// top
module top(
     input wire clk, reset,
     input wire start, si,
     output wire [3:0] an,
     output wire [7:0] sseg
    );
clock: 10.0 ns
lec_check: 0
abc_area: 1
cap_margin: 20
cell_pad_in_sites_global_placement: 1
core_margin: 2
core_utilization: 26
gpl_routability_driven: 0
gpl_timing_driven: 1
min_routing_layer: met2
setup_slack_margin: 1.92
slew_margin: 20
tns_end_percent: 95
run.sh (not shown) runs the stock make flow with config.mk's settings and CLKGATE_MAP_FILE=.
The first run completed, yet does not pass: design-rule violations.
Next try:
--- a/flow/config.mk
+++ b/flow/config.mk
@@ -8 +8 @@
-export ABC_AREA = 1
+export ABC_AREA = 0
@@ -10,2 +10,4 @@
-export CELL_PAD_IN_SITES_GLOBAL_PLACEMENT = 1
-export CORE_MARGIN = 2
+export CELL_PAD_IN_SITES_DETAIL_PLACEMENT = 2
+export CELL_PAD_IN_SITES_GLOBAL_PLACEMENT = 0
+export CORE_ASPECT_RATIO = 1.74
+export CORE_MARGIN = 8
@@ -12,0 +15 @@
+export CTS_CLUSTER_SIZE = 81
@@ -14 +17,2 @@
-export GPL_TIMING_DRIVEN = 1
+export GPL_TIMING_DRIVEN = 0
+export HOLD_SLACK_MARGIN = -0.04
Outcome:
- With this change the flow completed without violations
- non-clock buffer count came out higher by 73
- wire length came out higher by 54%
- setup slack loses 300 ps
- hold slack gains 49 ps
- via count came out lower by 0.77%
- power came out lower by 15%
- die area came out higher by 4.9%
Next try:
==> flow/config.mk (replaced) <==
export PLATFORM = sky130hd
export DESIGN_NAME = top
export DESIGN_NICKNAME = top
export VERILOG_FILES = /design/flow/design.v
export SDC_FILE = /design/flow/constraint.sdc
export NUM_CORES = 4
export LEC_CHECK = 0
export ABC_AREA = 1
export CAP_MARGIN = 30
export CORE_ASPECT_RATIO = 0.74
export CORE_MARGIN = 2
export CORE_UTILIZATION = 25
export GPL_ROUTABILITY_DRIVEN = 0
export HOLD_SLACK_MARGIN = 0.19
export MAX_ROUTING_LAYER = met4
export PLACE_DENSITY_LB_ADDON = 0.02
export SETUP_SLACK_MARGIN = -0.08
export SLEW_MARGIN = 35
Register-to-register slack gets better by 550 ps.
Utilization went down by 0.88 points.
Total power increases by about a fifth.
Next try:
==> flow/config.mk (replaced) <==
export PLATFORM = sky130hd
export DESIGN_NAME = top
export DESIGN_NICKNAME = top
export VERILOG_FILES = /design/flow/design.v
export SDC_FILE = /design/flow/constraint.sdc
export NUM_CORES = 4
export LEC_CHECK = 0
export CAP_MARGIN = 20
export CORE_MARGIN = 2
export CORE_UTILIZATION = 40
export SLEW_MARGIN = 20
==> flow/constraint.sdc (replaced) <==
create_clock -name core_clock -period 5.22 [get_ports {clk}]
set_input_delay 1.0440 -clock core_clock [delete_from_list [all_inputs] [get_ports {clk}]]
set_output_delay 1.0440 -clock core_clock [all_outputs]
set_load 0.01 [all_outputs]
Result:
- via count went down by about 15%
- wire length went down by 32%
- global-route usage went up by 1.6 points
- flip-flop count does not change
Next try:
--- a/flow/config.mk
+++ b/flow/config.mk
@@ -7,0 +8 @@
+export ABC_AREA = 1
@@ -10 +11,3 @@
-export CORE_UTILIZATION = 40
+export CORE_UTILIZATION = 72
+export CTS_CLUSTER_SIZE = 10
+export SETUP_SLACK_MARGIN = 0.26
==> flow/constraint.sdc (replaced) <==
create_clock -name core_clock -period 2.9 [get_ports {clk}]
set_input_delay 0.5800 -clock core_clock [delete_from_list [all_inputs] [get_ports {clk}]]
set_output_delay 0.5800 -clock core_clock [all_outputs]
set_load 0.01 [all_outputs]
After rerunning: The new run passed the timing, design-rule and antenna checks. Global-route usage went up by 15 points. Worst setup slack gets worse by 860 ps. Flip-flop count does not change.

---

top again, from the RTL that the note above started with.
==> flow/design.v (excerpt) <==
module top(
     input wire clk, reset,
     input wire start, si,
     output wire [3:0] an,
     output wire [7:0] sseg
    );
wire [4:0] dig3_in, dig2_in, dig1_in, dig0_in;
wire [4:0] dig3_out, dig2_out, dig1_out, dig0_out;
LF_counter top_unit
(.clk(clk), .reset(reset), .start(start), .si(si),
.dig3(dig3_in), .dig2(dig2_in), .dig1(dig1_in), .dig0(dig0_in));
my_register register_unit
(.clk(clk), .reset(reset), .data3_in(dig3_in), .data2_in(dig2_in), .data1_in(dig1_in), .data0_in(dig0_in), 
.data3_out(dig3_out), .data2_out(dig2_out), .data1_out(dig1_out), .data0_out(dig0_out));
seg7 seg7_unit
(.clk(clk), .reset(reset), .sseg(sseg), .an(an),
.in3(dig3_out), .in2(dig2_out), .in1(dig1_out), .in0(dig0_out));  
endmodule
==> flow/config.mk <==
export PLATFORM = sky130hd
export DESIGN_NAME = top
export DESIGN_NICKNAME = top
export VERILOG_FILES = /design/flow/design.v
export SDC_FILE = /design/flow/constraint.sdc
export NUM_CORES = 4
export LEC_CHECK = 0
export CAP_MARGIN = 15
export CELL_PAD_IN_SITES_DETAIL_PLACEMENT = 0
export CORE_MARGIN = 2
export CORE_UTILIZATION = 72
export CTS_CLUSTER_SIZE = 99
export HOLD_SLACK_MARGIN = -0.08
export MAX_ROUTING_LAYER = met5
export SETUP_SLACK_MARGIN = 1.07
export SLEW_MARGIN = 20
==> flow/constraint.sdc <==
create_clock -name core_clock -period 3.6 [get_ports {clk}]
set_input_delay 0.7200 -clock core_clock [delete_from_list [all_inputs] [get_ports {clk}]]
set_output_delay 0.7200 -clock core_clock [all_outputs]
set_load 0.01 [all_outputs]
The first run completed with no timing, DRC or antenna violations.
Next try:
Settings changed: CORE_ASPECT_RATIO set to 1.59, CORE_UTILIZATION 72 to 65, HOLD_SLACK_MARGIN -0.08 to 0.26, SETUP_SLACK_MARGIN 1.07 to 0.79.
Clock period 3.6 ns to 3.02 ns, I/O delays scaled along.
After rerunning: Now the flow ran to the end with violations: negative setup slack. Power went up by 18%. Cell area goes up by 5.1%. Wire length is higher by 4.0%. Critical path depth is higher by 1.

---

top again, from the RTL that the note above started with.
Settings: LEC_CHECK=0, ABC_AREA=1, CAP_MARGIN=20, CELL_PAD_IN_SITES_DETAIL_PLACEMENT=2, CELL_PAD_IN_SITES_GLOBAL_PLACEMENT=0, CORE_ASPECT_RATIO=1.74, CORE_MARGIN=3, CORE_UTILIZATION=26, CTS_CLUSTER_SIZE=81, GPL_ROUTABILITY_DRIVEN=0, GPL_TIMING_DRIVEN=0, HOLD_SLACK_MARGIN=-0.04, MIN_ROUTING_LAYER=met2, PLACE_DENSITY_LB_ADDON=0.07, SETUP_SLACK_MARGIN=1.92, SLEW_MARGIN=20, TNS_END_PERCENT=95; clock period 10.0 ns.
Change:
ABC_AREA = default   (was 1)
CELL_PAD_IN_SITES_DETAIL_PLACEMENT = default   (was 2)
CELL_PAD_IN_SITES_GLOBAL_PLACEMENT = default   (was 0)
CORE_ASPECT_RATIO = default   (was 1.74)
CORE_MARGIN = 2   (was 3)
CORE_UTILIZATION = 41   (was 26)
CTS_CLUSTER_SIZE = default   (was 81)
GPL_ROUTABILITY_DRIVEN = default   (was 0)
GPL_TIMING_DRIVEN = default   (was 0)
HOLD_SLACK_MARGIN = default   (was -0.04)
MIN_ROUTING_LAYER = default   (was met2)
PLACE_DENSITY_LB_ADDON = default   (was 0.07)
SETUP_SLACK_MARGIN = default   (was 1.92)
TNS_END_PERCENT = default   (was 95)
clock period = 5.22 ns   (was 10.0 ns; I/O delays follow)
After rerunning:
- The new run passed the timing, design-rule and antenna checks
- setup slack is worse by 3.6 ns
- core utilization is higher by 17 points
- critical path depth is lower by 5
- wire length is lower by 49%
- via count is lower by 44%
- synthesized cell count is lower by 23%
- global-route usage is lower by 12 points
Change:
ABC_AREA = 1   (was default)
CORE_UTILIZATION = 71   (was 41)
PLACE_DENSITY_LB_ADDON = 0.17   (was default)
clock period = 4.41 ns   (was 5.22 ns; I/O delays follow)
After rerunning: Global-route usage grows by 13 points. Final area is higher by a few percent. Synthesized area rose by a few percent. Clock power falls by a few percent. Setup slack is worse by 0.64 ns. Total power rose by about a fifth. Via count rose by about a fifth. Die size is lower by well over a third.
Change:
CORE_UTILIZATION = 72   (was 71)
PLACE_DENSITY_LB_ADDON = default   (was 0.17)
clock period = 2.9 ns   (was 4.41 ns; I/O delays follow)
Setup slack got worse by 0.22 ns.
Wire length rose by a few percent.
Global-route usage rose by 1.3 points.
Synthesized cell count stays the same.
First-iteration DRC count rose by a few percent.
Core utilization rose by 1.8 points.
Die size fell slightly.
Via count rose by a few percent.
Register-to-register slack got worse by 1.3 ns.

---

top again, from the RTL that the note above started with.
clock: 2.9 ns
lec_check: 0
abc_area: 0
cap_margin: 0
core_aspect_ratio: 0.92
core_margin: 2
core_utilization: 72
cts_cluster_diameter: 96
gpl_routability_driven: 0
hold_slack_margin: -0.08
place_density: 0.39
setup_slack_margin: 0.38
slew_margin: 20
The starting point completed, yet does not pass: negative setup slack.
==> next run, changes <==
==> flow/config.mk (replaced) <==
export PLATFORM = sky130hd
export DESIGN_NAME = top
export DESIGN_NICKNAME = top
export VERILOG_FILES = /design/flow/design.v
export SDC_FILE = /design/flow/constraint.sdc
export NUM_CORES = 4
export LEC_CHECK = 0
export ABC_AREA = 1
export CAP_MARGIN = 20
export CORE_MARGIN = 2
export CORE_UTILIZATION = 72
export CTS_CLUSTER_DIAMETER = 368
export CTS_CLUSTER_SIZE = 15
export PLACE_DENSITY_LB_ADDON = 0.07
export SLEW_MARGIN = 20
=>
- The new run finished with timing, DRC and antenna clean
- design area decreases by 2.6%
- die size increases by 6.2%
- sequential cell count does not change
- clock skew decreases by 0.0069 ns
- power decreases by 4.3%
- synthesized area increases by 6.4%
- sequential share of layout area increases by 0.88 points
- wire length decreases by 4.0%
- first-iteration DRC count decreases by 4.1%
==> next run, changes <==
==> flow/config.mk (replaced) <==
export PLATFORM = sky130hd
export DESIGN_NAME = top
export DESIGN_NICKNAME = top
export VERILOG_FILES = /design/flow/design.v
export SDC_FILE = /design/flow/constraint.sdc
export NUM_CORES = 4
export LEC_CHECK = 0
export ABC_AREA = 1
export CAP_MARGIN = 15
export CELL_PAD_IN_SITES_DETAIL_PLACEMENT = 0
export CORE_ASPECT_RATIO = 0.9
export CORE_MARGIN = 2
export CORE_UTILIZATION = 72
export CTS_CLUSTER_SIZE = 99
export MAX_ROUTING_LAYER = met5
export PLACE_DENSITY = 0.36
export SETUP_SLACK_MARGIN = 0.84
export SLEW_MARGIN = 20
Now the flow finished but failed the layout checks on negative setup slack.
Cell area went up by 12%.
Critical path depth went up by 3.
Clock-buffer cell count went up by 8.
==> next run, changes <==
==> flow/config.mk (replaced) <==
export PLATFORM = sky130hd
export DESIGN_NAME = top
export DESIGN_NICKNAME = top
export VERILOG_FILES = /design/flow/design.v
export SDC_FILE = /design/flow/constraint.sdc
export NUM_CORES = 4
export LEC_CHECK = 0
export ABC_AREA = 1
export CAP_MARGIN = 20
export CORE_ASPECT_RATIO = 0.92
export CORE_MARGIN = 2
export CORE_UTILIZATION = 72
export CTS_CLUSTER_DIAMETER = 368
export CTS_CLUSTER_SIZE = 15
export PLACE_DENSITY_LB_ADDON = 0.05
export SETUP_SLACK_MARGIN = 0.74
export SLEW_MARGIN = 40
=>
- With this change the flow finished with timing, DRC and antenna clean
- via count went down by 3.2%
- design area falls by 5.7%
- die size hardly moves
- area after synthesis is unchanged
- maximum frequency came out higher by 4.0%
- sequential power barely changes
- total power falls by 18%
- core utilization came out lower by 4.2 points
- final cell count shrinks by 1.6%
- routed wire length fell by 11%

---

Starting RTL as in the previous note.
Settings: LEC_CHECK=0, ABC_AREA=0, CAP_MARGIN=15, CORE_ASPECT_RATIO=0.77, CORE_MARGIN=10, CORE_UTILIZATION=22, CTS_CLUSTER_SIZE=22, GPL_TIMING_DRIVEN=1, PLACE_DENSITY_LB_ADDON=0.1, SLEW_MARGIN=20, TNS_END_PERCENT=65; clock period 6.95 ns.
The starting point went through all stages and came out clean.
Change:
- ABC_AREA: 0 -> 1
- CAP_MARGIN: 15 -> 20
- CORE_ASPECT_RATIO: 0.77 -> default
- CORE_MARGIN: 10 -> 2
- CORE_UTILIZATION: 22 -> 71
- CTS_CLUSTER_DIAMETER: default -> 96
- CTS_CLUSTER_SIZE: 22 -> default
- GPL_TIMING_DRIVEN: 1 -> default
- PLACE_DENSITY_LB_ADDON: 0.1 -> 0.06
- TNS_END_PERCENT: 65 -> default
- clock period: 6.95 -> 3.47 ns (I/O delays scaled with it)
What happened: Worst setup slack degrades by 2.1 ns; wire length drops by 8.1%; sequential power climbs by 100%; design area drops by 0.31%; utilization climbs by 53 points.
Change:
- CORE_UTILIZATION: 71 -> 72
- PLACE_DENSITY: default -> 0.39
- PLACE_DENSITY_LB_ADDON: 0.06 -> default
- clock period: 3.47 -> 2.9 ns (I/O delays scaled with it)
Setup slack is worse by 0.10 ns.
Final cell count rose by about 0.9%.
Via count rose by about 1.6%.
Die size fell by about 1.3%.
Change:
- CTS_CLUSTER_DIAMETER: 96 -> 376
- CTS_CLUSTER_SIZE: default -> 15
- PLACE_DENSITY: 0.39 -> default
- PLACE_DENSITY_LB_ADDON: default -> 0.07
- SETUP_SLACK_MARGIN: default -> 0.36
- SLEW_MARGIN: 20 -> 40
Cell count shrinks by about 0.9%.
Worst hold slack got worse by 0.0077 ns.
First-iteration DRC count is higher by about 16%.
Die area is unchanged.
Change:
- CTS_CLUSTER_DIAMETER: 376 -> 91
- SETUP_SLACK_MARGIN: 0.36 -> 0.45
- SLEW_MARGIN: 40 -> 20
=>
- worst hold slack gets better by 0.032 ns
- routed wire length is lower by 1.2%
- count of clock-buffer cells in the layout rises by 1
- area after synthesis stays the same
- non-clock buffer count went up by 4

---

Starting RTL as in the previous note.
clock: 3.01 ns
lec_check: 0
abc_area: 1
cap_margin: 30
core_aspect_ratio: 0.74
core_margin: 2
core_utilization: 44
gpl_routability_driven: 0
hold_slack_margin: 0.19
max_routing_layer: met4
place_density: 0.35
slew_margin: 35
Next try:
- CAP_MARGIN: 30 -> 20
- CORE_ASPECT_RATIO: 0.74 -> default
- CORE_UTILIZATION: 44 -> 72
- GPL_ROUTABILITY_DRIVEN: 0 -> default
- HOLD_SLACK_MARGIN: 0.19 -> default
- MAX_ROUTING_LAYER: met4 -> default
- PLACE_DENSITY: 0.35 -> default
- PLACE_DENSITY_LB_ADDON: default -> 0.08
- SLEW_MARGIN: 35 -> 20
- clock period: 3.01 -> 2.9 ns (I/O delays scaled with it)
Effect: Routed wire length came out lower by about 5%; sequential cell count stays the same; sequential power came out higher by about 4%; synthesized area does not change; worst hold slack loses 0.015 ns.
Next try:
- CORE_ASPECT_RATIO: default -> 0.92
- CTS_CLUSTER_DIAMETER: default -> 96
- GPL_ROUTABILITY_DRIVEN: default -> 0
- PLACE_DENSITY: default -> 0.39
- PLACE_DENSITY_LB_ADDON: 0.08 -> default
- SETUP_SLACK_MARGIN: default -> 0.38
The changed run produced a clean layout.
Worst setup slack loses 0.018 ns.
Total power is about the same.
Wire length rises by a few percent.
Clock power barely changes.
Global-route usage went down by 0.25 points.
Die area stays flat.
Sequential power hardly moves.
Area after synthesis stays the same.
Final cell count hardly moves.
Core utilization came out higher by 1.9 points.
Worst hold slack gets worse by 0.18 ns.
Next try:
- CAP_MARGIN: 20 -> 15
- CELL_PAD_IN_SITES_DETAIL_PLACEMENT: default -> 0
- CORE_ASPECT_RATIO: 0.92 -> default
- CTS_CLUSTER_DIAMETER: 96 -> 342
- CTS_CLUSTER_SIZE: default -> 15
- GPL_ROUTABILITY_DRIVEN: 0 -> default
- MAX_ROUTING_LAYER: default -> met5
- PLACE_DENSITY: 0.39 -> default
- PLACE_DENSITY_LB_ADDON: default -> 0.06
Result: Core utilization falls by 2.3 points. Non-clock buffer count rises by 16. Global-route usage falls by 0.63 points. Power falls by about 11%. Count of clock-buffer cells in the layout falls by 20. Cell count falls by about 0.9%. Setup slack gets better by 0.019 ns. Sequential cell count stays the same.
Next try:
- CAP_MARGIN: 15 -> 20
- CELL_PAD_IN_SITES_DETAIL_PLACEMENT: 0 -> default
- CTS_CLUSTER_DIAMETER: 342 -> 368
- MAX_ROUTING_LAYER: met5 -> default
- PLACE_DENSITY_LB_ADDON: 0.06 -> 0.07
- SETUP_SLACK_MARGIN: 0.38 -> 0.74
- SLEW_MARGIN: 20 -> 40
Result: Non-clock buffer count rose by 15; sequential share of layout area shrinks by 0.94 points; global-route usage grows by 0.41 points; setup slack improved by 0.013 ns.
No activity file was given, so power comes from the tool's default toggle rates.
